[flow/config.mk]
export PLATFORM = sky130hd
export DESIGN_NAME = matrix_mul
export DESIGN_NICKNAME = matrix_mul
export VERILOG_FILES = /design/flow/design.v
export SDC_FILE = /design/flow/constraint.sdc
export NUM_CORES = 4
export LEC_CHECK = 0
export ABC_AREA = 1
export CAP_MARGIN = 20
export CORE_ASPECT_RATIO = 0.81
export CORE_MARGIN = 8
export CORE_UTILIZATION = 40
export CTS_CLUSTER_DIAMETER = 387
export GPL_TIMING_DRIVEN = 0
export HOLD_SLACK_MARGIN = 0.03
export PLACE_DENSITY = 0.6
export SLEW_MARGIN = 20
export TNS_END_PERCENT = 60
[flow/constraint.sdc]
create_clock -name core_clock -period 5.05 [get_ports {clk}]
set_input_delay 1.0100 -clock core_clock [delete_from_list [all_inputs] [get_ports {clk}]]
set_output_delay 1.0100 -clock core_clock [all_outputs]
set_load 0.01 [all_outputs]
[flow/design.v]
module matrix_mul(
    input wire clk,
    input wire reset,
    input wire start,
    input wire [8:0][7:0] matrix_a,
    input wire [8:0][7:0] matrix_b,
    output reg [8:0][15:0] result,
    output reg done
);
reg [3:0] state;
reg [3:0] i, j, k;
reg [15:0] sum;
localparam IDLE = 4'd0, MULTIPLY = 4'd1, DONE = 4'd2;
always @(posedge clk or posedge reset) begin
    if (reset) begin
        state <= IDLE;
        done <= 0;
        i <= 0;
        j <= 0;
        k <= 0;
        sum <= 0;
    end else begin
        case (state)
            IDLE: begin
                if (start) begin
                    state <= MULTIPLY;
                    i <= 0;
                    j <= 0;
                    k <= 0;
                    sum <= 0;
                    done <= 0;
                end
            end
            MULTIPLY: begin
                if (k == 3) begin
                    result[i*3 + j] <= sum;
                    sum <= 0;
                    k <= 0;
                    if (j == 2) begin
                        j <= 0;
                        if (i == 2) begin
                            state <= DONE;
                        end else begin
                            i <= i + 1;
                        end
                    end else begin
                        j <= j + 1;
                    end
                end else begin
                    sum <= sum + matrix_a[i*3 + k] * matrix_b[k*3 + j];
                    k <= k + 1;
                end
            end
            DONE: begin
                done <= 1;
                state <= IDLE;
            end
        endcase
    end
end
endmodule
[flow/run.sh]
#!/bin/bash
# the make line also repeats each setting of config.mk as NAME=value (left out here)
make -C /OpenROAD-flow-scripts/flow DESIGN_CONFIG=/design/flow/config.mk WORK_HOME=/design/flow/orfs CLKGATE_MAP_FILE= finish
==> git commit body, run 1 <==
Add synthesis and place-and-route results

* Required @ worst endpoint: 5410 ps
- The registers of the reported paths see a clock transition of 80 ps.
- Remaining DRCs: 0
- For this run, the number of Yosys warnings is 1.
- Synthesis area per yosys: 12800 um^2
- The launch point of the critical path was reported as i[1].
- Type of the most critical hold path: reg2reg
- In the final layout, the fill cell count is 2815.
- Post-synth mux share: 0
- Relative to the synthesized area, the layout overhead comes to 42.5%.
- Synthesized netlist net count: 1718
- After synthesis, the mean cell area works out to 8.78 um^2.
- Final tally of max-slew violations: 0
* Antenna violations before repair: 0
* Status: complete, but fails checks
* Worst Setup Path Type: reg2reg
* Largest delay contributor family on the critical path: adder cells
* Num Clock Sinks: 176
* Arrival time worst endpoint: 6480 ps
* Depth of the critical timing path with buffers and inverters included: 32
- The routed design has 43100 um of wire.
- Main logic family after synthesis: simple AND/OR/NAND/NOR gates
- Most numerous cell in the Yosys netlist: sky130_fd_sc_hd__nand2_1
- Minimum setup slack among reg-to-reg paths: -1070 ps
- Registers, synthesis: 176
- Max Buffers Root-to-Sink: 2
- Total die size: 37900 um^2
- The area fraction of the largest cell type after synthesis is 0.339.
- Highest clock frequency the design can meet: 163 MHz
- Max capacitance violation total: 0
- Cell depth of the worst min-delay path: 2
- Net count, final: 2093
* Wire length of the first global-routing pass: 67300 um
- Setup Slack @ Placement: -2420 ps
* Via total after detailed routing: 11897
- Highest fanout seen on the critical path: 6
- Minimum setup slack in the final design: -1070 ps
- Via count of the first global-routing pass: 11986
- TritonCTS built the clock tree.
* Largest stage delay, worst path: 630 ps
- Floorplan Core Area: 31700 um^2
* Global-route total usage across every layer: 0.222
* Diode insertion count for antenna repair: 0
- Source-to-sink clock delay at the later pin of the worst-skew pair: 450 ps
- Number of routed nets with antenna violations: 0
- Top post-synthesis cells by count: sky130_fd_sc_hd__nand2_1, sky130_fd_sc_hd__inv_1, sky130_fd_sc_hd__edfxtp_1, sky130_fd_sc_hd__nor2_1, sky130_fd_sc_hd__o21ai_0
- At the pin with the least slew margin, the transition time is 946 ps.
- The worst hold path terminates at state[0].
* Width of the chip: 214 um
* Crit-path most repeated cell: sky130_fd_sc_hd__nand2_2
* Buffers plus inverters on the worst setup path: 8
- Setup repair after global routing could not meet its margin everywhere.
- Syn Inst Count: 1453
- The worst register-to-register path has a depth of 32.
- Top-level I/O count: 292
* Core Density at Floorplan: 0.402
- Number of buffers inserted during clock tree synthesis: 17
- Detailed-route wire length per cell: 19.0 um
- The violated checks flagged are setup timing.
* Cells taking the most area after synthesis: sky130_fd_sc_hd__edfxtp_1, sky130_fd_sc_hd__nand2_1, sky130_fd_sc_hd__fa_1, sky130_fd_sc_hd__dfrtp_1, sky130_fd_sc_hd__ha_1
- Yosys top cell by area: sky130_fd_sc_hd__edfxtp_1
* Commonest register cell after synthesis: sky130_fd_sc_hd__edfxtp_1
- Measured against its own limit, the worst slew margin works out to 0.369.
- Per Yosys stat, the portion of area used by sequential elements is 0.402.
* Final critical-path required period: 6120 ps
- Clock skew after layout: 12.9 ps
- TNS Setup: -10570 ps
* Synth unique cells: 50
- Portion of the clock cycle consumed by the worst path in the final layout: 1.21
- Count of tool warnings: 35
* Die extent in y: 177 um
* Cell at the slowest stage of the critical path: sky130_fd_sc_hd__fa_2
* Count of instantiated cells in the yosys netlist: 1453
* Hold Crit Start: state[1]
- In this run the cell area of the synthesized design comes to 12800 um^2.
* Weighted congestion reported at the end of routability-driven placement: 0.856
- End of the worst register-to-register path: sum[8]
* Flip-flops with a built-in enable: 144
* DRC violation total after the first TritonRoute iteration: 964
- Entering global routing, the biggest net connects 33 pins.
- Launch instance of the worst register-to-register path: i[1]
- XOR Share, Synth: 0.0101
- Yosys reported that registers with async set or reset make up 0.182.
* Adder and majority cell fraction of the synthesized area: 0.149
- Detailed placement HPWL: 32500 um
* Simple-Gate Fraction of Synth Area: 0.249
- The first detailed-routing pass took 5 iterations.
- Crit path capture type: flip-flop
- GRT Residual Overflow: 0
* Final setup violation count: 12
- Per the synthesis report, the AND-OR/OR-AND share of the synthesized area is 0.111.
- Endpoints failing hold: 0
- Per the detail_route report, vias per standard cell equal 5.25.
- STA classifies the critical path startpoint as a flip-flop.
- The count of buffers added on input and output ports is 291.
- In this run the core area contains 59 standard-cell rows.
* Htree depth: 4
- Critical path endpoint: sum[8]
- Buffer type at the clock tree root: sky130_fd_sc_hd__clkbuf_16
per-layer routing:
layer | track usage | share of wire
met5 | 0 | 0
met4 | 0.0499 | 0.013
met3 | 0.0504 | 0.068
met2 | 0.355 | 0.46
met1 | 0.306 | 0.45
area by class of cell:
| cell class | instances | area, um^2 | share of cell area |
|---|---|---|---|
| timing repair buffer | 357 | 3570 | 0.196 |
| tap | 427 | 534 | 0.0294 |
| multi-input combinational | 1054 | 7340 | 0.404 |
| inverter | 162 | 622 | 0.0342 |
| clock buffer | 19 | 433 | 0.0238 |
| sequential | 176 | 5130 | 0.282 |
| buffer | 60 | 400 | 0.0220 |
| clock inverter | 13 | 151 | 0.00833 |
metrics by stage:
step	instance area [um^2]	hold WS [ps]	utilization	std cells
2_1_floorplan	12800	428	-	1453
3_3_place_gp	16200	444	0.511	2171
3_5_place_dp	16400	459	0.516	2182
4_1_cts	17900	480	0.564	2259
5_1_grt	18200	520	0.573	2268
6_report	18200	473	0.573	2268
repair_timing:
item	in CTS	in global routing
pin swaps	75	40
hold buffers	0	0
buffers inserted	46	9
cloned	0	0
setup endpoints to repair	14	13
gates resized	151	61
==> inputs of run 2 (changes only) <==
Settings changed: ABC_AREA 1 to not set, CAP_MARGIN 20 to 5, CELL_PAD_IN_SITES_DETAIL_PLACEMENT set to 2, CELL_PAD_IN_SITES_GLOBAL_PLACEMENT set to 0, CORE_ASPECT_RATIO 0.81 to 1.14, CORE_UTILIZATION 40 to 71, CTS_CLUSTER_DIAMETER 387 to 163, CTS_CLUSTER_SIZE set to 87, GPL_TIMING_DRIVEN 0 to not set, HOLD_SLACK_MARGIN 0.03 to 0.17, PLACE_DENSITY 0.6 to not set, SETUP_SLACK_MARGIN set to 1.51, SLEW_MARGIN 20 to 15, TNS_END_PERCENT 60 to 15.
Clock period 5.05 ns to 5.35 ns, I/O delays scaled along.
==> git commit body, run 2 <==
Log flow metrics for this revision

- The flow did not finish.
* Failed at: 3_5_place_dp
* Stop err: Error: detail_place.tcl, 38 bad optional access
- Synthesized netlist net count: 1229 (-28%)
- Core Density at Floorplan: 0.720 (+0.318)
* Async set or reset register ratio after synthesis: 0.182 (unchanged)
- Most numerous cell in the Yosys netlist: sky130_fd_sc_hd__edfxtp_1
* Die extent in y: 156 um (-12%)
- Adder and majority cell fraction of the synthesized area: 0.156 (+0.00661)
* XOR Share, Synth: 0.0178 (+0.00772)
* Registers, synthesis: 176 (unchanged)
- Cells taking the most area after synthesis: sky130_fd_sc_hd__edfxtp_1, sky130_fd_sc_hd__fa_1, sky130_fd_sc_hd__mux2_2, sky130_fd_sc_hd__dfrtp_1, sky130_fd_sc_hd__ha_1
- Synthesized area: 12200 um^2 (-4.2%)
* Simple-Gate Fraction of Synth Area: 0.0812 (-0.168)
- Looking at area per cell type in the netlist, the leader is sky130_fd_sc_hd__edfxtp_1.
- Grouping non-sequential cells by family puts the most area in multiplexers.
* Commonest register cell after synthesis: sky130_fd_sc_hd__edfxtp_1
- Flip-flops with a built-in enable: 144 (unchanged)
* Syn Inst Count: 964 (-34%)
* Area share of the largest cell type after synthesis: 0.354 (+0.0150)
- Synth unique cells: 64 (+28%)
* Compound-gate portion of the synthesized area: 0.0617 (-0.0497)
* Port Buf Inserts: 291 (unchanged)
* Weighted congestion reported at the end of routability-driven placement: 1.02 (+19%)
* Floorplan Core Area: 17000 um^2 (-47%)
* Site Rows: 51 (-14%)
- Count of instantiated cells in the yosys netlist: 964 (-34%)
* Width of the chip: 139 um (-35%)
* Top post-synthesis cells by count: sky130_fd_sc_hd__edfxtp_1, sky130_fd_sc_hd__inv_1, sky130_fd_sc_hd__mux2_2, sky130_fd_sc_hd__nand2_1, sky130_fd_sc_hd__ha_1
- Top-level I/O count: 292 (unchanged)
* Synthesis area per yosys: 12200 um^2 (-4.2%)
- The die outline area came to 21700 um^2 (-43%).
- The warning count from the yosys run is 1 (unchanged).
- Average size of a mapped cell: 12.7 um^2 (+44%)
* Post-synth mux share: 0.213 (+0.213)
- The part of the Yosys area used for sequential elements came to 0.420 (+0.0178).
## run 2: stage by stage
step	instances	hold slack [ps]	setup slack [ps]	setup TNS (ps)
after global placement	1538	481	-1100	-7300
after floorplan	964	459	-1070	-7310
==> inputs of run 3 (changes only) <==
Settings changed: CAP_MARGIN 5 to 20, CELL_PAD_IN_SITES_DETAIL_PLACEMENT 2 to not set, CELL_PAD_IN_SITES_GLOBAL_PLACEMENT 0 to not set, CORE_ASPECT_RATIO 1.14 to not set, CORE_MARGIN 8 to 2, CORE_UTILIZATION 71 to 56, CTS_CLUSTER_DIAMETER 163 to not set, CTS_CLUSTER_SIZE 87 to not set, HOLD_SLACK_MARGIN 0.17 to not set, SETUP_SLACK_MARGIN 1.51 to not set, SLEW_MARGIN 15 to 20, TNS_END_PERCENT 15 to not set.
Clock period 5.35 ns to 4.49 ns, I/O delays scaled along.
==> git commit body, run 3 <==
Add synthesis and place-and-route results

* Commonest register cell after synthesis: sky130_fd_sc_hd__edfxtp_1
* Critical Path Start: i[0]
- Along the critical path, the tally of buffer and inverter instances is 5.
- The area figure in the yosys stat output was 12200 um^2 (unchanged).
* Area share of the largest cell type after synthesis: 0.354 (unchanged)
- Clock latency on the worst-skew pair, taken at its later pin, is 440 ps.
- Detailed-route wire length per cell: 20.1 um
* Detailed placement HPWL: 25800 um
- The area taken by multi-input combinational cells is reported as 6890 um^2.
- Transition time at the pin with the least slew margin: 1040 ps
- Critical path endpoint: sum[14]
- The async set-or-reset flop fraction in the synthesized netlist was 0.182 (unchanged).
- The die outline area was 23000 um^2 (+6.2%).
* Count of instantiated cells in the yosys netlist: 964 (unchanged)
* Launch instance of the worst register-to-register path: i[0]
- The setup path with the least slack is of type reg2reg.
- Port Buf Inserts: 291 (unchanged)
- Largest stage delay, worst path: 580 ps
- Num Clock Sinks: 176
- Antenna violations before repair: 0
* Setup Slack @ Placement: -2200 ps
* Count of synthesis-stage warnings from yosys: 1 (unchanged)
- In the log, the iteration count for the first detailed-route pass is 6.
- The endpoint identified for the worst register-to-register timing path is sum[14].
* Max Buffers Root-to-Sink: 2
- The routed layout reports a DRC error count of 0.
- Floorplan Core Area: 21600 um^2 (+27%)
- Depth of the critical timing path with buffers and inverters included: 25
- Compound-gate portion of the synthesized area: 0.0617 (unchanged)
* Top post-synthesis cells by count: sky130_fd_sc_hd__edfxtp_1, sky130_fd_sc_hd__inv_1, sky130_fd_sc_hd__mux2_2, sky130_fd_sc_hd__nand2_1, sky130_fd_sc_hd__ha_1
- Per the detailed-route log, wirelength across all metal layers totals 33900 um.
* GRT Residual Overflow: 0
* Crit-path most repeated cell: sky130_fd_sc_hd__fa_1
* Cell at the slowest stage of the critical path: sky130_fd_sc_hd__fa_2
- Filler instances: 1289
- Required @ worst endpoint: 4820 ps
- STA shows the worst reg2reg path with a cell count of 25.
* Yosys top cell by area: sky130_fd_sc_hd__edfxtp_1
- The sequential cells in the finished layout cover a total of 5130 um^2.
- Counting pins that exceed their max-slew limit in the final report gives 0.
- Registers, synthesis: 176 (unchanged)
- Adding up every negative setup slack in the final design gives -20750 ps.
* Via count of the first global-routing pass: 9782
- Portion of the clock cycle consumed by the worst path in the final layout: 1.46
* Cell depth of the worst min-delay path: 1
- Largest delay contributor family on the critical path: adder cells
- Site Rows: 54 (+5.9%)
- Htree depth: 4
* Clock skew after layout: 19.6 ps
- Die extent in y: 152 um (-2.8%)
- For flop-to-flop paths, the worst setup slack is -2080 ps.
* Category of the worst setup path launch point: flip-flop
* Sink of the worst hold path: state[0]
* Simple-Gate Fraction of Synth Area: 0.0812 (unchanged)
- Across all setup checks in the final design, the least slack found is -2080 ps.
- Entering global routing, the biggest net connects 34 pins.
* Type of the most critical hold path: reg2reg
- Subtracting the final worst setup slack from the clock period gives 6570 ps.
- Per the post-CTS timing run, clock transition at the registers of the reported paths is 80 ps.
- Clock tree from TritonCTS: yes
* Syn Inst Count: 964 (unchanged)
- The number of enable-type register cells in the synthesized netlist was 144 (unchanged).
- For this block, the initial DRC count from the detailed router was 528.
* Arrival time worst endpoint: 6900 ps
- Net count, final: 1658
- Width of the chip: 152 um (+9.2%)
* Synthesized area: 12200 um^2 (unchanged)
- The count of nets left with antenna violations once routing finished came out at 0.
* Status: complete, but fails checks
- Derived from the worst setup path, the maximum achievable clock frequency is 152 MHz.
- Wire length of the first global-routing pass: 51500 um
- Per the detail_route report, inserted antenna diodes total 0.
- Overall routing resource usage recorded by global route was 0.292.
- The part of the Yosys area used for sequential elements is 0.420 (unchanged).
- Per the detail_route report, the via count comes to 9445.
* Synthesized netlist net count: 1229 (unchanged)
- The CTS report gives the tree buffer count as 17.
* Synth unique cells: 64 (unchanged)
* Final setup violation count: 14
- Crit path capture type: flip-flop
- Measured against its own limit, the worst slew margin works out to 0.308.
* Top-level I/O count: 292 (unchanged)
* Main logic family after synthesis: multiplexers
- The routed design shows a via density per instance of 5.60.
* Core Density at Floorplan: 0.565 (-0.155)
- Buffer type at the clock tree root: sky130_fd_sc_hd__clkbuf_16
- The worst hold path begins at state[1].
- STA lists the maximum fanout along the critical path as 6.
- Post-synth mux share: 0.213 (unchanged)
- The report puts the hold buffer count at CTS at 0.
- The adder-cell share of the synthesized area came to 0.156 (unchanged).
- Weighted congestion reported at the end of routability-driven placement: 0.907 (-11%)
- Setup repair after global routing could not meet its margin everywhere.
- Count of tool warnings: 37
- The post-synthesis average cell area was 12.7 um^2 (unchanged).
- The run reported a max-capacitance violation count of 0.
- Sorting the synthesized cells by area gives the leading types as sky130_fd_sc_hd__edfxtp_1, sky130_fd_sc_hd__fa_1, sky130_fd_sc_hd__mux2_2, sky130_fd_sc_hd__dfrtp_1, sky130_fd_sc_hd__ha_1.
- The parity-gate share of the synthesized area counting xor and xnor cells was 0.0178 (unchanged).
- The synthesis stats list as the most numerous cell sky130_fd_sc_hd__edfxtp_1.
- Area Overhead vs Synth: 45.1%
* Endpoints failing hold: 0
- The run did not pass the layout checks because of setup timing.
[run 3: routing by layer]
layer	up-vias	part of all wire	global-route usage
li1	4346	-	-
met1	4734	0.41	0.376
met2	302	0.52	0.511
met3	63	0.048	0.0446
met4	0	0.026	0.0921
met5	-	0	0
[run 3: area by class of cell]
| class | instances | share of cell area |
|---|---|---|
| Sequential cell | 176 | 0.289 |
| Timing Repair Buffer | 459 | 0.249 |
| Clock inverter | 14 | 0.00939 |
| Multi-Input combinational cell | 643 | 0.389 |
| Tap cell | 280 | 0.0198 |
| Inverter | 96 | 0.0203 |
| Clock buffer | 18 | 0.0242 |
[run 3: repair_timing]
action | 4_1_cts | 5_1_grt
resized | 35 | 38
pin swaps | 23 | 35
setup endpoints to repair | 14 | 140
buffers inserted | 14 | 12
[run 3: per-stage QoR]
stage	utilization	cells	hold slack [ps]	instance area, um^2
4_1_cts	0.809	1678	518	17500
3_5_place_dp	0.770	1632	498	16600
5_1_grt	0.820	1686	540	17700
6_report	0.820	1686	514	17700
3_3_place_gp	0.770	1632	477	16600
2_1_floorplan	-	964	459	12400
==> inputs of run 4 (changes only) <==
Settings changed: ABC_AREA set to 1, CAP_MARGIN 20 to 0, CELL_PAD_IN_SITES_GLOBAL_PLACEMENT set to 0, CORE_ASPECT_RATIO set to 0.5, CORE_UTILIZATION 56 to 72, CTS_CLUSTER_DIAMETER set to 234, CTS_CLUSTER_SIZE set to 43, GPL_TIMING_DRIVEN set to 1, HOLD_SLACK_MARGIN set to 0.27, MAX_ROUTING_LAYER set to met5, PLACE_DENSITY set to 0.65, SETUP_SLACK_MARGIN set to -0.2, SLEW_MARGIN 20 to 40.
Clock period 4.49 ns to 4.32 ns, I/O delays scaled along.
==> git commit body, run 4 <==
Log flow metrics for this revision

- The die outline area was 18900 um^2 (-18%).
* Synthesized netlist net count: 1718 (+40%)
- Detailed placement HPWL: 40000 um (+55%)
* Status: did not finish
* Top post-synthesis cells by count: sky130_fd_sc_hd__nand2_1, sky130_fd_sc_hd__inv_1, sky130_fd_sc_hd__edfxtp_1, sky130_fd_sc_hd__nor2_1, sky130_fd_sc_hd__o21ai_0
- The setup slack after placement was -2250 ps (-43.0 ps).
- Register area share after synthesis: 0.402 (-0.0178)
- The area figure in the yosys stat output was 12800 um^2 (+4.4%).
- The die height was 98.1 um (-35%).
* Compound-gate portion of the synthesized area: 0.111 (+0.0497)
- Cell Area, Placed: 17000 um^2 (+1.9%)
* Simple-Gate Fraction of Synth Area: 0.249 (+0.168)
- Port Buf Inserts: 291 (unchanged)
* Site Rows: 34 (-37%)
- Yosys top cell by area: sky130_fd_sc_hd__edfxtp_1
* Registers, synthesis: 176 (unchanged)
- The distinct cell type count after synthesis came to 50 (-22%).
- Stop err: [ERROR DPL-0038] Utilization greater than 100%, impossible to legalize
* Width of the chip: 192 um (+27%)
- Flip-flops with a built-in enable: 144 (unchanged)
* Async set or reset register ratio after synthesis: 0.182 (unchanged)
- The multiplexer share of the synthesized area was 0 (-0.213).
- Floorplan Core Area: 17400 um^2 (-20%)
* Syn Inst Count: 1453 (+51%)
- Commonest register cell after synthesis: sky130_fd_sc_hd__edfxtp_1
* Average size of a mapped cell: 8.78 um^2 (-31%)
- The area of the mapped netlist came to 12800 um^2 (+4.4%).
- Cells taking the most area after synthesis: sky130_fd_sc_hd__edfxtp_1, sky130_fd_sc_hd__nand2_1, sky130_fd_sc_hd__fa_1, sky130_fd_sc_hd__dfrtp_1, sky130_fd_sc_hd__ha_1
- Core Density at Floorplan: 0.735 (+0.170)
- Most numerous cell in the Yosys netlist: sky130_fd_sc_hd__nand2_1
- Count of synthesis-stage warnings from yosys: 1 (unchanged)
* Count of instantiated cells in the yosys netlist: 1453 (+51%)
- The parity-gate share of the synthesized area counting xor and xnor cells is 0.0101 (-0.00772).
- The share of Yosys cell area claimed by the top area cell type is 0.339 (-0.0150).
- Adder and majority cell fraction of the synthesized area: 0.149 (-0.00661)
- Weighted congestion reported at the end of routability-driven placement: 1.04 (+14%)
* Top-level I/O count: 292 (unchanged)
* Main logic family after synthesis: simple AND/OR/NAND/NOR gates
- It got as far as 4_1_cts and failed there.
[run 4: metrics by stage]
| step | setup TNS [ps] | utilization | std cells |
|---|---|---|---|
| 3_5_place_dp | -45420 | 0.978 | 2039 |
| 3_3_place_gp | -17450 | 0.978 | 2039 |
| 2_1_floorplan | -73750 | - | 1453 |
==> inputs of run 5 (changes only) <==
Settings changed: ABC_AREA 1 to not set, CAP_MARGIN 0 to 20, CELL_PAD_IN_SITES_GLOBAL_PLACEMENT 0 to not set, CORE_ASPECT_RATIO 0.5 to not set, CORE_UTILIZATION 72 to 66, CTS_CLUSTER_DIAMETER 234 to not set, CTS_CLUSTER_SIZE 43 to not set, GPL_TIMING_DRIVEN 1 to not set, HOLD_SLACK_MARGIN 0.27 to not set, MAX_ROUTING_LAYER met5 to met4, PLACE_DENSITY 0.65 to not set, SETUP_SLACK_MARGIN -0.2 to not set, SLEW_MARGIN 40 to 20.
Clock period 4.32 ns to 6.29 ns, I/O delays scaled along.
==> git commit body, run 5 <==
Log flow metrics for this revision

- The run stopped with a tool error.
* Failed at: 5_1_grt
* Stop err: [ERROR GRT-0232] Routing congestion too high. Check the congestion heatmap in the GUI.
* Site Rows: 49 (+44%)
- Counting along the longest clock path gives a buffer depth of 2.
- Most numerous cell in the Yosys netlist: sky130_fd_sc_hd__edfxtp_1
- Adder and majority cell fraction of the synthesized area: 0.156 (+0.00661)
- By area, the combinational part of the netlist is dominated by multiplexers.
* Width of the chip: 140 um (-27%)
- The and-or/or-and share of the synthesized area is 0.0617 (-0.0497).
- Registers, synthesis: 176 (unchanged)
- Summed over all routing layers, the global router reports a total usage of 0.710.
* Flip-flops with a built-in enable: 144 (unchanged)
- The warning count from the yosys run came to 1 (unchanged).
- Total die size: 19600 um^2 (+4.0%)
- Count of instantiated cells in the yosys netlist: 964 (-34%)
* Die extent in y: 140 um (+43%)
* Num Clock Sinks: 176
- Looking at area per cell type in the netlist, the leader is sky130_fd_sc_hd__edfxtp_1.
- Sorting the synthesized cells by area gives the leading types as sky130_fd_sc_hd__edfxtp_1, sky130_fd_sc_hd__fa_1, sky130_fd_sc_hd__mux2_2, sky130_fd_sc_hd__dfrtp_1, sky130_fd_sc_hd__ha_1.
- The post-synthesis share of cell area spent on and, or, nand and nor gates is 0.0812 (-0.168).
- Buffers inserted during clock tree synthesis total 17.
- Number of hold-repair buffers added at the cts stage: 0
- Top-level I/O count: 292 (unchanged)
* Register area share after synthesis: 0.420 (+0.0178)
- Area share of the largest cell type after synthesis: 0.354 (+0.0150)
- Recorded from the global router log, the overflow total was 4.
* Post-synth mux share: 0.213 (+0.213)
* Synthesized area: 12200 um^2 (-4.2%)
- Floorplan Core Area: 18100 um^2 (+4.2%)
- Async set or reset register ratio after synthesis: 0.182 (unchanged)
* XOR Share, Synth: 0.0178 (+0.00772)
* Synth unique cells: 64 (+28%)
- The placed wire-length estimate is 28100 um (-30%).
- CTS built an H-tree with a depth of 4.
* Syn Inst Count: 964 (-34%)
- Core Density at Floorplan: 0.675 (-0.0595)
- The post-synthesis average cell area came to 12.7 um^2 (+44%).
- The area figure in the yosys stat output is 12200 um^2 (-4.2%).
- The commonest cells after synthesis are sky130_fd_sc_hd__edfxtp_1, sky130_fd_sc_hd__inv_1, sky130_fd_sc_hd__mux2_2, sky130_fd_sc_hd__nand2_1, sky130_fd_sc_hd__ha_1.
- Commonest register cell after synthesis: sky130_fd_sc_hd__edfxtp_1
* Port Buf Inserts: 291 (unchanged)
- Buffer type at the clock tree root: sky130_fd_sc_hd__clkbuf_16
- The post-synth net total is 1229 (-28%).
- The routability-driven placement congestion ratio was 0.989 (-4.7%).
run 5: per-layer routing:
metal  global-route usage  GRT overflow
met5                    -             -
met2                0.914             3
met3                0.502             0
met4                0.677             1
met1                0.684             0
run 5: timing repair:
action                     4_1_cts
setup endpoints to repair        9
resized                         76
pin swaps                       27
setup buffers                   17
run 5: metrics by stage:
| step | worst slack (ps) | util | area [um^2] | std cells | setup TNS [ps] |
|---|---|---|---|---|---|
| 2_1_floorplan | -127 | - | 12400 | 964 | -127 |
| 3_3_place_gp | -333 | 0.890 | 16100 | 1537 | -798 |
| 3_5_place_dp | -497 | 0.890 | 16100 | 1537 | -1730 |
| 4_1_cts | -226 | 0.947 | 17100 | 1586 | -639 |
==> inputs of run 6 (changes only) <==
Settings changed: CELL_PAD_IN_SITES_DETAIL_PLACEMENT set to 1, CELL_PAD_IN_SITES_GLOBAL_PLACEMENT set to 0, CORE_ASPECT_RATIO set to 0.5, CORE_MARGIN 2 to 7, CORE_UTILIZATION 66 to 20, GPL_TIMING_DRIVEN set to 0, HOLD_SLACK_MARGIN set to 0.17, MAX_ROUTING_LAYER met4 to met5, PLACE_DENSITY set to 0.41, SETUP_SLACK_MARGIN set to 1.09.
Clock period 6.29 ns to 4.44 ns, I/O delays scaled along.
==> git commit body, run 6 <==
Add synthesis and place-and-route results

* Status: complete, but fails checks
- List of failed layout checks: setup timing
- Counting endpoints that fail hold in the final report gives 0.
- The flop and latch count out of synthesis was 176 (unchanged).
- Num Clock Sinks: 176 (unchanged)
* Maximum number of pins on one net before global-route repair: 33
- The first global-routing pass estimated 66700 um of wire.
* Crit path capture type: flip-flop
* Cell depth of the worst min-delay path: 1
* Area share of the largest cell type after synthesis: 0.354 (unchanged)
- Type of the most critical hold path: reg2reg
* Detailed placement HPWL: 35700 um (+27%)
- Setup violations remaining at the end of the flow were counted as 14.
* Count of instantiated cells in the yosys netlist: 964 (unchanged)
- The critical path in the final layout is reported with a setup slack of -2400 ps.
- Among all flip-flop cells after synthesis, the most frequent one is sky130_fd_sc_hd__edfxtp_1.
* Number of routed nets with antenna violations: 0
- Register area share after synthesis: 0.420 (unchanged)
* Top-level I/O count: 292 (unchanged)
* Buffer type at the clock tree root: sky130_fd_sc_hd__clkbuf_16
* XOR Share, Synth: 0.0178 (unchanged)
* Syn Inst Count: 964 (unchanged)
- The post-synthesis share of cell area spent on and, or, nand and nor gates was 0.0812 (unchanged).
- Most numerous cell in the Yosys netlist: sky130_fd_sc_hd__edfxtp_1
- Setup Slack @ Placement: -3000 ps (-2500 ps)
- GRT Residual Overflow: 0
* Cell at the slowest stage of the critical path: sky130_fd_sc_hd__fa_1
- The post-synth net total came to 1229 (unchanged).
- The overall die width came to 363 um (+160%).
* Site Rows: 63 (+29%)
* Main logic family after synthesis: multiplexers
- In the routed design, unresolved DRC markers number 0.
* Highest clock frequency the design can meet: 146 MHz
- The wire length recorded after detailed routing is 44900 um.
* Crit-path most repeated cell: sky130_fd_sc_hd__fa_1
* Net count, final: 1634
* Count of tool warnings: 35
- In the finished design, the share of the clock period the worst path needs comes to 1.54.
- Data arrives at the worst endpoint at 7180 ps.
- Slew Limit Headroom: 0.365
- Vias per cell: 4.19
- The pin closest to its max-slew limit shows a slew of 953 ps.
- The capture point of the worst register-to-register path is recorded as sum[14].
* Final critical-path required period: 6840 ps
- DR pass1 iterations: 7
* Reg clk slew, reported paths: 80 ps
* Buffers plus inverters on the worst setup path: 3
* Global-route total usage across every layer: 0.126
* Total die size: 68600 um^2 (+250%)
* Max Buffers Root-to-Sink: 2 (unchanged)
- Final tally of max-slew violations: 0
* Depth of the critical timing path with buffers and inverters included: 25
- The area of the placeable core came to 59700 um^2 (+230%).
- Critical path endpoint: sum[14]
- Required @ worst endpoint: 4770 ps
- Weighted congestion reported at the end of routability-driven placement: 0.788 (-20%)
* Source-to-sink clock delay at the later pin of the worst-skew pair: 440 ps
* TNS Setup: -22800 ps
* Average size of a mapped cell: 12.7 um^2 (unchanged)
- TritonCTS built the clock tree.
* Clock skew after layout: 17.6 ps
- Port Buf Inserts: 291 (unchanged)
- In the setup report, the worst path falls into the class reg2reg.
- Of all nets on the critical path, the largest fanout is 6.
- Async set or reset register ratio after synthesis: 0.182 (unchanged)
- Max capacitance violation total: 0
* Compound-gate portion of the synthesized area: 0.0617 (unchanged)
- Adder and majority cell fraction of the synthesized area: 0.156 (unchanged)
* Detailed-route wire length per cell: 20.5 um
- Via total after detailed routing: 9206
- In the hold report, the worst path ends at state[0].
* Synthesis area per yosys: 12200 um^2 (unchanged)
- The synthesis report lists the most area-consuming cells as sky130_fd_sc_hd__edfxtp_1, sky130_fd_sc_hd__fa_1, sky130_fd_sc_hd__mux2_2, sky130_fd_sc_hd__dfrtp_1, sky130_fd_sc_hd__ha_1.
* Launch instance of the worst register-to-register path: i[1]
- The critical path starts at i[1].
* Unrepaired setup endpoints after global routing: true
- The floorplan core density came to 0.204 (-0.471).
- Compared with the post-synthesis result, the final layout area differs by 52.9%.
- Yosys top cell by area: sky130_fd_sc_hd__edfxtp_1
- Antenna violations before repair: 1
- Post-synth mux share: 0.213 (unchanged)
* Flip-flops with a built-in enable: 144 (unchanged)
- The H-tree depth reported by CTS was 4 (unchanged).
- Die extent in y: 189 um (+35%)
- In this design, the stage delay of the slowest critical-path cell is 580 ps.
- Category of the worst setup path launch point: flip-flop
- The commonest cells after synthesis are sky130_fd_sc_hd__edfxtp_1, sky130_fd_sc_hd__inv_1, sky130_fd_sc_hd__mux2_2, sky130_fd_sc_hd__nand2_1, sky130_fd_sc_hd__ha_1.
* Synth unique cells: 64 (unchanged)
- The worst register-to-register path depth is 25.
* Minimum setup slack among reg-to-reg paths: -2400 ps
- The warning count from the yosys run is 1 (unchanged).
* Via count of the first global-routing pass: 10202
* Number of buffers inserted during clock tree synthesis: 17 (unchanged)
- Largest delay contributor family on the critical path: adder cells
- DRC violation total after the first TritonRoute iteration: 319
- Hold Crit Start: state[1]
- The area of the mapped netlist is 12200 um^2 (unchanged).
run 6: cell type report:
cell class / instances / area [um^2]
Fill cell: 6529 / 41100
Multi-Input combinational cell: 643 / 7090
Sequential cell: 176 / 5130
Timing Repair Buffer: 386 / 3990
Tap cell: 812 / 1020
Buffer: 49 / 465
Clock buffer: 17 / 425
Inverter: 96 / 360
Clock inverter: 15 / 189
Antenna cell: 1 / 2.50
run 6: metrics by stage:
step | utilization | area, um^2 | cells | hold WS (ps)
2_1_floorplan | - | 12500 | 964 | 459
3_3_place_gp | 0.274 | 16400 | 2067 | 475
3_5_place_dp | 0.277 | 16600 | 2077 | 490
4_1_cts | 0.300 | 17900 | 2146 | 518
5_1_grt | 0.313 | 18700 | 2195 | 548
6_report | 0.313 | 18700 | 2195 | 513
run 6: metal layers:
layer  GRT usage  up-vias  routed length (um)
met4      0.0296        0                 804
met2       0.237       88               24500
met1       0.154     4774               19000
met5           0        -                   0
li1            -     4307                   -
met3      0.0139       37                 592
run 6: repair_timing:
action                     CTS  global route
pin swaps                   36            44
setup endpoints to repair  160           160
gates cloned                 2             1
setup buffers               35            47
hold buffers                 0             0
gates resized               87            73
==> inputs of run 7 (changes only) <==
Settings changed: ABC_AREA set to 1, CAP_MARGIN 20 to 0, CELL_PAD_IN_SITES_DETAIL_PLACEMENT 1 to not set, CORE_MARGIN 7 to 2, CORE_UTILIZATION 20 to 72, CTS_CLUSTER_DIAMETER set to 234, CTS_CLUSTER_SIZE set to 43, GPL_TIMING_DRIVEN 0 to 1, HOLD_SLACK_MARGIN 0.17 to not set, SETUP_SLACK_MARGIN 1.09 to not set.
Clock period 4.44 ns to 5.56 ns, I/O delays scaled along.
==> git commit body, run 7 <==
Log flow metrics for this revision

* Status: did not finish
- Progress stopped at 4_1_cts.
* Stop err: [ERROR DPL-0038] Utilization greater than 100%, impossible to legalize
* Detailed placement HPWL: 39300 um (+10%)
- After synthesis, the largest family of logic cells by area is simple AND/OR/NAND/NOR gates.
* Core Density at Floorplan: 0.735 (+0.530)
* Async set or reset register ratio after synthesis: 0.182 (unchanged)
- Cell Area, Placed: 16700 um^2 (+1.0%)
- Total die size: 18900 um^2 (-73%)
- The number of instances in the synthesized netlist was 1453 (+51%).
* Yosys top cell by area: sky130_fd_sc_hd__edfxtp_1
- Synthesized area: 12800 um^2 (+4.4%)
- The total placed cells including tap cells is 2026 (-2.5%).
- The and-or/or-and share of the synthesized area is 0.111 (+0.0497).
- Commonest register cell after synthesis: sky130_fd_sc_hd__edfxtp_1
* Synthesized netlist net count: 1718 (+40%)
- Adder and majority cell fraction of the synthesized area: 0.149 (-0.00661)
- Register area share after synthesis: 0.402 (-0.0178)
- The flop and latch count out of synthesis came to 176 (unchanged).
- Average size of a mapped cell: 8.78 um^2 (-31%)
* Count of instantiated cells in the yosys netlist: 1453 (+51%)
- Most numerous cell in the Yosys netlist: sky130_fd_sc_hd__nand2_1
* Die extent in y: 98.1 um (-48%)
- Flip-flops with a built-in enable: 144 (unchanged)
- The setup slack after placement came to -982 ps (+2020 ps).
* Area share of the largest cell type after synthesis: 0.339 (-0.0150)
* Site Rows: 34 (-46%)
- The parity-gate share of the synthesized area counting xor and xnor cells is 0.0101 (-0.00772).
* Port Buf Inserts: 291 (unchanged)
- Synthesis area per yosys: 12800 um^2 (+4.4%)
- Cells taking the most area after synthesis: sky130_fd_sc_hd__edfxtp_1, sky130_fd_sc_hd__nand2_1, sky130_fd_sc_hd__fa_1, sky130_fd_sc_hd__dfrtp_1, sky130_fd_sc_hd__ha_1
- Width of the chip: 192 um (-47%)
- Floorplan Core Area: 17400 um^2 (-71%)
- The commonest cells after synthesis are sky130_fd_sc_hd__nand2_1, sky130_fd_sc_hd__inv_1, sky130_fd_sc_hd__edfxtp_1, sky130_fd_sc_hd__nor2_1, sky130_fd_sc_hd__o21ai_0.
- The warning count from the yosys run is 1 (unchanged).
- The multiplexer share of the synthesized area came to 0 (-0.213).
- The post-synthesis share of cell area spent on and, or, nand and nor gates was 0.249 (+0.168).
- Top-level I/O count: 292 (unchanged)
* Weighted congestion reported at the end of routability-driven placement: 1.04 (+33%)
- The distinct cell type count after synthesis was 50 (-22%).
==> inputs of run 8 (changes only) <==
Settings changed: CAP_MARGIN 0 to 10, CELL_PAD_IN_SITES_DETAIL_PLACEMENT set to 1, CELL_PAD_IN_SITES_GLOBAL_PLACEMENT 0 to not set, CORE_ASPECT_RATIO 0.5 to 0.81, CORE_UTILIZATION 72 to 27, CTS_CLUSTER_DIAMETER 234 to 127, CTS_CLUSTER_SIZE 43 to 67, GPL_ROUTABILITY_DRIVEN set to 0, HOLD_SLACK_MARGIN set to -0.03, MAX_ROUTING_LAYER met5 to met4, PLACE_DENSITY 0.41 to 0.6, TNS_END_PERCENT set to 80.
Clock period 5.56 ns to 5.05 ns, I/O delays scaled along.
==> git commit body, run 8 <==
Add synthesis and place-and-route results

- Per the detail_route report, vias per standard cell equal 5.08.
- Cell Area, Placed: 17100 um^2 (+2.0%)
- Clock tree from TritonCTS: yes
- The run reported a max-capacitance violation count of 0.
* DR pass1 iterations: 4
- Together, buffers and inverters on the worst path number 5.
- Count of synthesis-stage warnings from yosys: 1 (unchanged)
- Per the CTS log, the root buffer master is sky130_fd_sc_hd__clkbuf_16.
- Synthesis area per yosys: 12800 um^2 (unchanged)
* Final critical-path required period: 6430 ps
- Setup Slack @ Placement: -1600 ps (-614 ps)
- OpenSTA lists the critical path endpoint as sum[11].
* Type of the most critical hold path: reg2reg
- The async set-or-reset flop fraction in the synthesized netlist is 0.182 (unchanged).
- Site Rows: 71 (+110%)
- Among cell families on the critical path, the largest total delay comes from adder cells.
- GRT Residual Overflow: 0
- Per the run report, area growth between synthesis and finish was 48.7%.
- Dividing the detail-routed wire length by the instance count gives 21.5 um.
- Final setup violation count: 13
* Arrival time worst endpoint: 6770 ps
* Global-route total usage across every layer: 0.218
* Diode insertion count for antenna repair: 0
* Final tally of max-slew violations: 0
* Num Clock Sinks: 176
* XOR Share, Synth: 0.0101 (unchanged)
* End of the worst register-to-register path: sum[11]
- For the worst flop-to-flop path, the logic depth is 26.
- In the hold timing report, the worst path depth is 2.
- The area of the placeable core was 46500 um^2 (+170%).
- The first global-routing pass estimated 79800 um of wire.
- Hold slack: 479 ps
* Sink of the worst hold path: state[0]
- Count of tool warnings: 35
- Minimum setup slack among reg-to-reg paths: -1380 ps
- Transition time at the pin with the least slew margin: 930 ps
- Per the CTS log, the buffer count on the longest clock path is 2.
- The violation tally recorded at the end of detailed-routing iteration 0 is 967.
- The report puts the hold buffer count at CTS at 0.
* Detailed placement HPWL: 36100 um (-8.1%)
- The die height is 200 um (+100%).
- The distinct cell type count after synthesis was 50 (unchanged).
- Antenna violations before repair: 0
- Post-layout instance area: 19000 um^2
- Per the timing report, the most critical flop-to-flop path originates at i[1].
- Core Density at Floorplan: 0.274 (-0.461)
* Reg clk slew, reported paths: 80 ps
* Minimum setup slack in the final design: -1380 ps
- Static timing analysis puts the maximum clock frequency at 155 MHz.
* Net count, final: 2139
- According to the timing report, the data required time at the worst endpoint equals 5380 ps.
- The startpoint identified for the worst hold timing path is state[1].
- Unrepaired setup endpoints after global routing: true
- Maximum number of pins on one net before global-route repair: 70
- Average size of a mapped cell: 8.78 um^2 (unchanged)
* Endpoints failing hold: 0
- Width of the chip: 245 um (+28%)
- The adder-cell share of the synthesized area is 0.149 (unchanged).
* Cells taking the most area after synthesis: sky130_fd_sc_hd__edfxtp_1, sky130_fd_sc_hd__nand2_1, sky130_fd_sc_hd__fa_1, sky130_fd_sc_hd__dfrtp_1, sky130_fd_sc_hd__ha_1
* Port Buf Inserts: 291 (unchanged)
* Register area share after synthesis: 0.402 (unchanged)
- The worst-case max-slew headroom was logged as 0.380.
* Synthesized netlist net count: 1718 (unchanged)
* Area share of the largest cell type after synthesis: 0.339 (unchanged)
- Clock skew after layout: 10.9 ps
- Commonest register cell after synthesis: sky130_fd_sc_hd__edfxtp_1
- The I/O pin total came to 292 (unchanged).
- The area of the mapped netlist is 12800 um^2 (unchanged).
- The most numerous cell type found on the critical path is sky130_fd_sc_hd__fa_1.
* Main logic family after synthesis: simple AND/OR/NAND/NOR gates
- Max fanout on the critical path was recorded as 7.
* Depth of the critical timing path with buffers and inverters included: 26
- The total cells reported by yosys after synthesis is 1453 (unchanged).
* Critical Path Start: i[1]
- The count of nets left with antenna violations once routing finished came out at 0.
- Of the available clock period, the critical path in the final layout requires 1.27.
- Total die size: 49000 um^2 (+160%)
- Status: complete, but fails checks
* Top post-synthesis cells by count: sky130_fd_sc_hd__nand2_1, sky130_fd_sc_hd__inv_1, sky130_fd_sc_hd__edfxtp_1, sky130_fd_sc_hd__nor2_1, sky130_fd_sc_hd__o21ai_0
* Routed wire length: 54000 um
- In the final timing run, aggregate negative setup slack is -14410 ps.
- The routed layout reports a DRC error count of 0.
* Syn Inst Count: 1453 (unchanged)
- List of failed layout checks: setup timing
* Crit path capture type: flip-flop
- In this run the number of H-tree levels came out at 4.
- The post-synthesis share of cell area spent on and, or, nand and nor gates came to 0.249 (unchanged).
* Flip-flops with a built-in enable: 144 (unchanged)
- Most numerous cell in the Yosys netlist: sky130_fd_sc_hd__nand2_1
- The clock reaches the later pin of the worst-skew pair after 450 ps.
- Category of the worst setup path launch point: flip-flop
* Largest stage delay, worst path: 570 ps
- Per the synthesis report, the dominant area consumer among library cells is sky130_fd_sc_hd__edfxtp_1.
- Post-Route Utilization: 0.407
- Detailed routing inserted a total of 12728 vias.
- Post-synth mux share: 0 (unchanged)
- Compound-gate portion of the synthesized area: 0.111 (unchanged)
- The flop and latch count out of synthesis was 176 (unchanged).
* Number of buffers inserted during clock tree synthesis: 17
- The critical path in this run is classified as reg2reg.
- Cell at the slowest stage of the critical path: sky130_fd_sc_hd__fa_1
- Via count of the first global-routing pass: 13601
==> run 8: per-layer routing <==
metal | part of all wire | wire length (um) | global-route usage | up-vias
met2 | 0.49 | 26300 | 0.360 | 431
met3 | 0.051 | 2770 | 0.0348 | 133
li1 | - | - | - | 5755
met5 | 0 | 0 | - | -
met1 | 0.42 | 22800 | 0.269 | 6409
met4 | 0.039 | 2110 | 0.0857 | 0
==> run 8: layout make-up <==
type	instances	area [um^2]
Multi-Input combinational cell	1055	7500
Clock inverter	15	168
Fill cell	5394	27600
Inverter	162	612
Timing Repair Buffer	462	4350
Tap cell	620	776
Sequential cell	176	5130
Clock buffer	17	425
==> run 8: metrics by stage <==
stage / instances
2_1_floorplan: 1453
3_3_place_gp: 2426
3_5_place_dp: 2426
4_1_cts: 2491
5_1_grt: 2507
6_report: 2507
==> run 8: repair_timing <==
action / CTS / global route
resized: 157 / 62
endpoints found under the setup margin: 13 / 14
pin swaps: 81 / 31
gates cloned: 2 / 0
buffers inserted: 31 / 16
==> inputs of run 9 (changes only) <==
Settings changed: CAP_MARGIN 10 to 20, CELL_PAD_IN_SITES_DETAIL_PLACEMENT 1 to not set, CELL_PAD_IN_SITES_GLOBAL_PLACEMENT set to 1, CORE_ASPECT_RATIO 0.81 to 1.71, CORE_MARGIN 2 to 9, CORE_UTILIZATION 27 to 72, CTS_CLUSTER_DIAMETER 127 to not set, CTS_CLUSTER_SIZE 67 to 50, GPL_TIMING_DRIVEN 1 to 0, HOLD_SLACK_MARGIN -0.03 to not set, MIN_ROUTING_LAYER set to met2, PLACE_DENSITY 0.6 to 0.55, SETUP_SLACK_MARGIN set to 0.68, TNS_END_PERCENT 80 to not set.
Clock period 5.05 ns to 4.8 ns, I/O delays scaled along.
==> git commit body, run 9 <==
Log flow metrics for this revision

- The post-synth net total is 1718 (unchanged).
- Floorplan Core Area: 17300 um^2 (-63%)
* Core Density at Floorplan: 0.735 (+0.461)
* Cells taking the most area after synthesis: sky130_fd_sc_hd__edfxtp_1, sky130_fd_sc_hd__nand2_1, sky130_fd_sc_hd__fa_1, sky130_fd_sc_hd__dfrtp_1, sky130_fd_sc_hd__ha_1
* Post-synth mux share: 0 (unchanged)
- The flow did not finish.
- The part of the Yosys area used for sequential elements was 0.402 (unchanged).
- The adder-cell share of the synthesized area was 0.149 (unchanged).
* Average size of a mapped cell: 8.78 um^2 (unchanged)
* Failed at: 3_1_place_gp_skip_io
* Width of the chip: 120 um (-51%)
- Die extent in y: 192 um (-3.8%)
- The share of Yosys cell area claimed by the top area cell type came to 0.339 (unchanged).
- Synthesis area per yosys: 12800 um^2 (unchanged)
* Count of instantiated cells in the yosys netlist: 1453 (unchanged)
* Main logic family after synthesis: simple AND/OR/NAND/NOR gates
- The async set-or-reset flop fraction in the synthesized netlist came to 0.182 (unchanged).
- Count of synthesis-stage warnings from yosys: 1 (unchanged)
- The tool reported: "[ERROR GPL-0301] Utilization 108.904 % exceeds 100%".
- XOR Share, Synth: 0.0101 (unchanged)
- Compound-gate portion of the synthesized area: 0.111 (unchanged)
- The post-synthesis share of cell area spent on and, or, nand and nor gates was 0.249 (unchanged).
* Top post-synthesis cells by count: sky130_fd_sc_hd__nand2_1, sky130_fd_sc_hd__inv_1, sky130_fd_sc_hd__edfxtp_1, sky130_fd_sc_hd__nor2_1, sky130_fd_sc_hd__o21ai_0
- Synth unique cells: 50 (unchanged)
- The area of the mapped netlist came to 12800 um^2 (unchanged).
* Syn Inst Count: 1453 (unchanged)
- Site Rows: 63 (-11%)
- Flip-flops with a built-in enable: 144 (unchanged)
- The die outline area came to 23000 um^2 (-53%).
- Yosys top cell by area: sky130_fd_sc_hd__edfxtp_1
- Most numerous cell in the Yosys netlist: sky130_fd_sc_hd__nand2_1
* Commonest register cell after synthesis: sky130_fd_sc_hd__edfxtp_1
* Registers, synthesis: 176 (unchanged)
==> inputs of run 10 (changes only) <==
Settings changed: CELL_PAD_IN_SITES_GLOBAL_PLACEMENT 1 to not set, CORE_ASPECT_RATIO 1.71 to not set, CORE_MARGIN 9 to 2, CORE_UTILIZATION 72 to 59, CTS_CLUSTER_DIAMETER set to 241, CTS_CLUSTER_SIZE 50 to 98, GPL_ROUTABILITY_DRIVEN 0 to not set, GPL_TIMING_DRIVEN 0 to not set, MAX_ROUTING_LAYER met4 to not set, MIN_ROUTING_LAYER met2 to not set, PLACE_DENSITY 0.55 to 0.6, SETUP_SLACK_MARGIN 0.68 to not set, TNS_END_PERCENT set to 10.
Clock period 4.8 ns to 4.39 ns, I/O delays scaled along.
==> git commit body, run 10 <==
Add synthesis and place-and-route results

- Status: complete, but fails checks
- List of failed layout checks: setup timing
- Dividing the detail-routed wire length by the instance count gives 20.4 um.
- From the final report, the count of setup violators was given as 14.
- The die outline area was 22800 um^2 (-0.84%).
- Flip-flops with a built-in enable: 144 (unchanged)
* Global-route total usage across every layer: 0.374
* Register area share after synthesis: 0.402 (unchanged)
* Port Buf Inserts: 291
- Per the skew report, the later register of the worst-skew pair sees a clock latency of 450 ps.
- Core Density at Floorplan: 0.605 (-0.131)
- Synthesized area: 12800 um^2 (unchanged)
* Required @ worst endpoint: 4700 ps
- The share of Yosys cell area claimed by the top area cell type was 0.339 (unchanged).
* Weighted congestion reported at the end of routability-driven placement: 0.911
- Launch instance of the worst register-to-register path: i[1]
- Hold Crit Start: done
- Pins over their slew limit in the final report were tallied at 0.
- The flop and latch count out of synthesis was 176 (unchanged).
- Placed Cells: 2091
* Sink of the worst hold path: done
- Dividing the detail-routed via count by the number of cells gives 5.98.
- Depth of the critical timing path with buffers and inverters included: 28
- Clock skew after layout: 13.1 ps
- Timing would allow up to 161 MHz.
- Slew Limit Headroom: 0.318
- Broken down by cell family, the worst path's largest delay share belongs to adder cells.
- DRC violation total after the first TritonRoute iteration: 1379
- According to the timing report, the critical path is launched from i[1].
- Entering global routing, the biggest net connects 65 pins.
- The worst setup path is captured at a flip-flop.
- Largest stage delay, worst path: 580 ps
- End of the worst register-to-register path: sum[13]
* Via total after detailed routing: 12845
* Met3 routed wirelength: 4330 um
- Number of routed nets with antenna violations: 0
- TritonCTS built the clock tree.
- Number of hold-repair buffers added at the cts stage: 0
- Critical path endpoint: sum[13]
- Once layout is complete, the cells apart from fillers number 2149.
* DR pass1 iterations: 6
- Unrepaired setup endpoints after global routing: true
- For this run, the post-layout net count is 2126.
- Area Overhead vs Synth: 43.8%
- The adder-cell share of the synthesized area is 0.149 (unchanged).
- Pin placement for this block handled 292 I/O pins.
* Synthesized netlist net count: 1718 (unchanged)
- The number of antenna violations at the first check in global routing came to 0.
- Max Buffers Root-to-Sink: 2
- STA lists the maximum fanout along the critical path as 4.
- The timing report gives the worst reg2reg path a setup slack of -1810 ps.
* R2R cell count: 28
* Cell depth of the worst min-delay path: 2
- Most numerous cell in the Yosys netlist: sky130_fd_sc_hd__nand2_1
- Endpoints failing hold: 0
- Cells taking the most area after synthesis: sky130_fd_sc_hd__edfxtp_1, sky130_fd_sc_hd__nand2_1, sky130_fd_sc_hd__fa_1, sky130_fd_sc_hd__dfrtp_1, sky130_fd_sc_hd__ha_1
- Via count of the first global-routing pass: 12667
- Compound-gate portion of the synthesized area: 0.111 (unchanged)
- Looking at the max-slew report, the worst-margin pin has a slew of 1020 ps.
- Buffer type at the clock tree root: sky130_fd_sc_hd__clkbuf_16
* Count of instantiated cells in the yosys netlist: 1453 (unchanged)
- The clock net in this run drives a total of 176 sinks.
- The distinct cell type count after synthesis came to 50 (unchanged).
- Commonest register cell after synthesis: sky130_fd_sc_hd__edfxtp_1
* Hold slack: 510 ps
- Minimum setup slack in the final design: -1810 ps
- Floorplan Core Area: 21100 um^2 (+22%)
- For this run, the script counts the antenna cells in the layout as 0.
- After synthesis, the largest family of logic cells by area is simple AND/OR/NAND/NOR gates.
- The tool flagged a number of max-cap violations equal to 0.
- The tool warning count for the run is 37.
* Async set or reset register ratio after synthesis: 0.182 (unchanged)
* Portion of the clock cycle consumed by the worst path in the final layout: 1.41
- Post-synth mux share: 0 (unchanged)
* Yosys top cell by area: sky130_fd_sc_hd__edfxtp_1
* Arrival time worst endpoint: 6510 ps
- The synthesis run shows the most used standard cells to be sky130_fd_sc_hd__nand2_1, sky130_fd_sc_hd__inv_1, sky130_fd_sc_hd__edfxtp_1, sky130_fd_sc_hd__nor2_1, sky130_fd_sc_hd__o21ai_0.
* Simple-Gate Fraction of Synth Area: 0.249 (unchanged)
- The smallest clock period supported by the final layout is computed as 6200 ps.
* Htree depth: 4
* Uppermost layer routed: met4
* GRT Residual Overflow: 0
* Synthesis area per yosys: 12800 um^2 (unchanged)
- Count of synthesis-stage warnings from yosys: 1 (unchanged)
- The number of placement rows was 53 (-16%).
* Number of buffers inserted during clock tree synthesis: 17
- The type recorded for the worst min-delay path is reg2reg.
* Detailed placement HPWL: 30900 um
* Remaining DRCs: 0
- Wires add up to 43700 um.
- The die height came to 151 um (-21%).
- Width of the chip: 151 um (+26%)
* Syn Inst Count: 1453 (unchanged)
- Detailed-route wire length on metal 1: 15900 um
* Buffers plus inverters on the worst setup path: 5
- Worst Setup Path Type: reg2reg
- Reg clk slew, reported paths: 80 ps
- Per the detail_route log, met2 wirelength is 21900 um.
- Cell at the slowest stage of the critical path: sky130_fd_sc_hd__fa_2
* XOR Share, Synth: 0.0101 (unchanged)
* Category of the worst setup path launch point: flip-flop
- The post-synthesis average cell area was 8.78 um^2 (unchanged).
- The first global-routing pass estimated 65400 um of wire.
- Before CTS, the worst setup slack after placement is -1820 ps.
## run 10: what timing repair did
action / CTS / global route
pin swaps: 38 / 42
gates cloned: 0 / 1
endpoints found under the setup margin: 21 / 139
buffers inserted: 12 / 14
resized: 40 / 85
## run 10: metal layers
| layer | vias up | GRT usage |
|---|---|---|
| met2 | 808 | 0.630 |
| met3 | 148 | 0.0729 |
| met5 | - | 0 |
| met4 | 0 | 0.134 |
| met1 | 6151 | 0.484 |
| li1 | 5738 | - |
## run 10: cell type report
type | count | area [um^2]
clock buffer | 17 | 425
sequential | 176 | 5130
timing repair buffer | 450 | 4270
inverter | 162 | 619
clock inverter | 15 | 179
tap | 275 | 344
fill | 1102 | 2750
multi-input combinational | 1054 | 7370
## run 10: per-stage QoR
stage | setup TNS (ps) | instance area (um^2) | utilization
4_1_cts | -18480 | 17900 | 0.848
5_1_grt | -25550 | 18300 | 0.870
3_3_place_gp | -18350 | 17000 | 0.807
6_report | -20490 | 18300 | 0.870
3_5_place_dp | -20390 | 17000 | 0.807
2_1_floorplan | -65640 | 13100 | -
==> inputs of run 11 (changes only) <==
Settings changed: CORE_MARGIN 2 to 8, CORE_UTILIZATION 59 to 40, CTS_CLUSTER_DIAMETER 241 to 387, CTS_CLUSTER_SIZE 98 to not set, HOLD_SLACK_MARGIN set to 0.03, TNS_END_PERCENT 10 to 60.
Clock period 4.39 ns to 10.0 ns, I/O delays scaled along.
==> git commit body, run 11 <==
Add synthesis and place-and-route results

- The post-detailed-route count of antenna-violating nets came to 0 (unchanged).
- Top-level I/O count: 292 (unchanged)
* Die extent in y: 195 um (+29%)
- Htree depth: 4 (unchanged)
- Per the synthesis report, the dominant area consumer among library cells is sky130_fd_sc_hd__edfxtp_1.
- Maximum number of pins on one net before global-route repair: 145 (+120%)
* Total die size: 37900 um^2 (+66%)
* Floorplan Core Area: 31500 um^2 (+49%)
- Number of buffers inserted during clock tree synthesis: 17 (unchanged)
- Max Buffers Root-to-Sink: 2 (unchanged)
- Count of tool warnings: 34 (-8.1%)
- Post-synth mux share: 0 (unchanged)
* Detailed-route wire length per cell: 19.2 um (-5.9%)
- Status: timing/DRC/antenna clean
- The warning count from the yosys run is 1 (unchanged).
- The number of iterations in the first detailed-routing pass was 5 (-1).
- STA classifies the critical path startpoint as a flip-flop.
* Filler instances: 3002 (+170%)
- Remaining DRCs: 0 (unchanged)
- Depth of the critical timing path with buffers and inverters included: 22 (-21%)
* Vias per cell: 5.24 (-12%)
- The delay of the slowest critical-path stage is 790 ps (+210 ps).
- The wire length of the first global-routing pass is 64100 um (-2.0%).
- The violation count after the first detailed-route iteration came to 911 (-34%).
- Reg area: 5130 um^2 (about the same)
- The number of max-slew violations in the final report is 0 (unchanged).
- Weighted congestion reported at the end of routability-driven placement: 0.926 (+1.7%)
- The achievable frequency came to 137 MHz (-15%).
- The number of instances in the synthesized netlist was 1453 (unchanged).
- Cell Area, Placed: 15900 um^2 (-6.8%)
* Combinational gate area: 6640 um^2 (-10%)
- In the setup report, the worst path falls into the class reg2reg.
* Crit path capture type: flip-flop
- Type of the most critical hold path: reg2reg
- Launch instance of the worst register-to-register path: i[0]
* TNS Setup: 0 ps (+20490 ps)
- The met3 wire length was 2500 um (-42%).
- Critical path endpoint: sum[13]
- Uppermost layer routed: met4
* Via count of the first global-routing pass: 11013 (-13%)
- The final critical path time including I/O delays and setup came to 7280 ps (+1080 ps).
- Global-route total usage across every layer: 0.213 (-0.160)
- Final setup violation count: 0 (-14)
- Portion of the clock cycle consumed by the worst path in the final layout: 0.728 (-0.684)
* Endpoints failing hold: 0 (unchanged)
- The critical path's slowest stage uses the library cell sky130_fd_sc_hd__nor3_1.
* Buffer type at the clock tree root: sky130_fd_sc_hd__clkbuf_16
- The routed wire length is 40700 um (-6.9%).
- The overall die width was 195 um (+29%).
* Post_cts resized: 0 (-100%)
- Synthesized netlist net count: 1718 (unchanged)
- Net count, final: 1975 (-7.1%)
- The distinct cell type count after synthesis is 50 (unchanged).
- Buffers plus inverters on the worst setup path: 1 (-4)
- The number of enable-type register cells in the synthesized netlist was 144 (unchanged).
- The remaining max-slew budget at the tightest pin is 0.313 (-0.00516).
- Transition time at the pin with the least slew margin: 1030 ps (+7.57 ps)
* Count of instantiated cells in the yosys netlist: 1453 (unchanged)
- The number of diodes was 0 (unchanged).
- The post-synthesis average cell area was 8.78 um^2 (unchanged).
- End of the worst register-to-register path: sum[13]
- The floorplan core density is 0.405 (-0.200).
- Top post-synthesis cells by count: sky130_fd_sc_hd__nand2_1, sky130_fd_sc_hd__inv_1, sky130_fd_sc_hd__edfxtp_1, sky130_fd_sc_hd__nor2_1, sky130_fd_sc_hd__o21ai_0
- The post-synthesis share of cell area spent on and, or, nand and nor gates is 0.249 (unchanged).
- Source-to-sink clock delay at the later pin of the worst-skew pair: 440 ps (about the same)
- The async set-or-reset flop fraction in the synthesized netlist came to 0.182 (unchanged).
* CP Cell Sequence: ha_1 -> fa_1 -> ha_1 -> xnor2_1 -> nand2_1 -> nand2_1 -> o21ai_0 -> nor3_1 -> nand2_1 -> fa_1 -> inv_1 -> fa_1 -> fa_1 -> fa_1 -> ha_1 -> nand2_1 -> o21ai_0 -> a21oi_1 -> o21ai_0 -> a21oi_1 -> o21ai_0 -> o21ai_0
* Cells taking the most area after synthesis: sky130_fd_sc_hd__edfxtp_1, sky130_fd_sc_hd__nand2_1, sky130_fd_sc_hd__fa_1, sky130_fd_sc_hd__dfrtp_1, sky130_fd_sc_hd__ha_1
- Via total after detailed routing: 11132 (-13%)
- GRT Residual Overflow: 0 (unchanged)
- The count of input and output buffers came to 291 (unchanged).
- The number of cells on the worst reg-to-reg path is 22 (-21%).
- Detailed placement HPWL: 31300 um (+1.0%)
- Site Rows: 65 (+23%)
- Clock skew after layout: 13.9 ps (+0.769 ps)
- The final cell area excluding filler cells was 16400 um^2 (-10%).
* Adder and majority cell fraction of the synthesized area: 0.149 (unchanged)
- Reg clk slew, reported paths: 70 ps (about the same)
* Highest fanout seen on the critical path: 10 (+6)
- The hold-critical path depth came to 2 (unchanged).
- Largest delay contributor family on the critical path: adder cells
- Detailed-route wire length on metal 1: 17600 um (+11%)
* XOR Share, Synth: 0.0101 (unchanged)
- The most critical setup path has its startpoint at i[0].
- The share of Yosys cell area claimed by the top area cell type came to 0.339 (unchanged).
* Max capacitance violation total: 0 (unchanged)
- Commonest register cell after synthesis: sky130_fd_sc_hd__edfxtp_1
- The number of buffers inserted by post-CTS setup repair is 0 (-12).
- Area Overhead vs Synth: 28.8%
- The launch point of the worst min-delay path is recorded as state[1].
- Main logic family after synthesis: simple AND/OR/NAND/NOR gates
* Sink of the worst hold path: state[0]
* Register area share after synthesis: 0.402 (unchanged)
- Most numerous cell in the Yosys netlist: sky130_fd_sc_hd__nand2_1
- Synthesis area per yosys: 12800 um^2 (unchanged)
- Antenna violations before repair: 1 (+1)
- Setup repair after global routing left no endpoint under its margin.
- Synthesized area: 12800 um^2 (unchanged)
- Required @ worst endpoint: 10290 ps (+5590 ps)
- Registers, synthesis: 176 (unchanged)
- The critical path data arrival time came to 7570 ps (+1060 ps).
- Clock tree from TritonCTS: yes
* Num Clock Sinks: 176 (unchanged)
- Compound-gate portion of the synthesized area: 0.111 (unchanged)
- Number of hold-repair buffers added at the cts stage: 0 (unchanged)
- Met2 wire length: 19600 um (-10%)
[run 11: area by class of cell]
type	count	share of cell area
sequential	176	0.312
inverter	162	0.0370
timing repair buffer	299	0.182
clock buffer	18	0.0261
clock inverter	14	0.00853
multi-input combinational	1054	0.404
tap	402	0.0306
[run 11: metal layers]
metal / track usage / vias to the layer above
li1: - / 5428
met1: 0.276 / 5266
met2: 0.355 / 389
met3: 0.0449 / 49
met4: 0.0648 / 0
met5: 0 / -
[run 11: metrics by stage]
stage | util | setup slack, ps | hold WS (ps) | std cells
floorplan | - | 1880 | 428 | 1453
global placement | 0.504 | 2480 | 448 | 2093
detailed placement | 0.504 | 2430 | 458 | 2093
CTS | 0.522 | 2740 | 490 | 2125
global route | 0.522 | 2220 | 533 | 2125
finish | 0.522 | 2720 | 479 | 2125
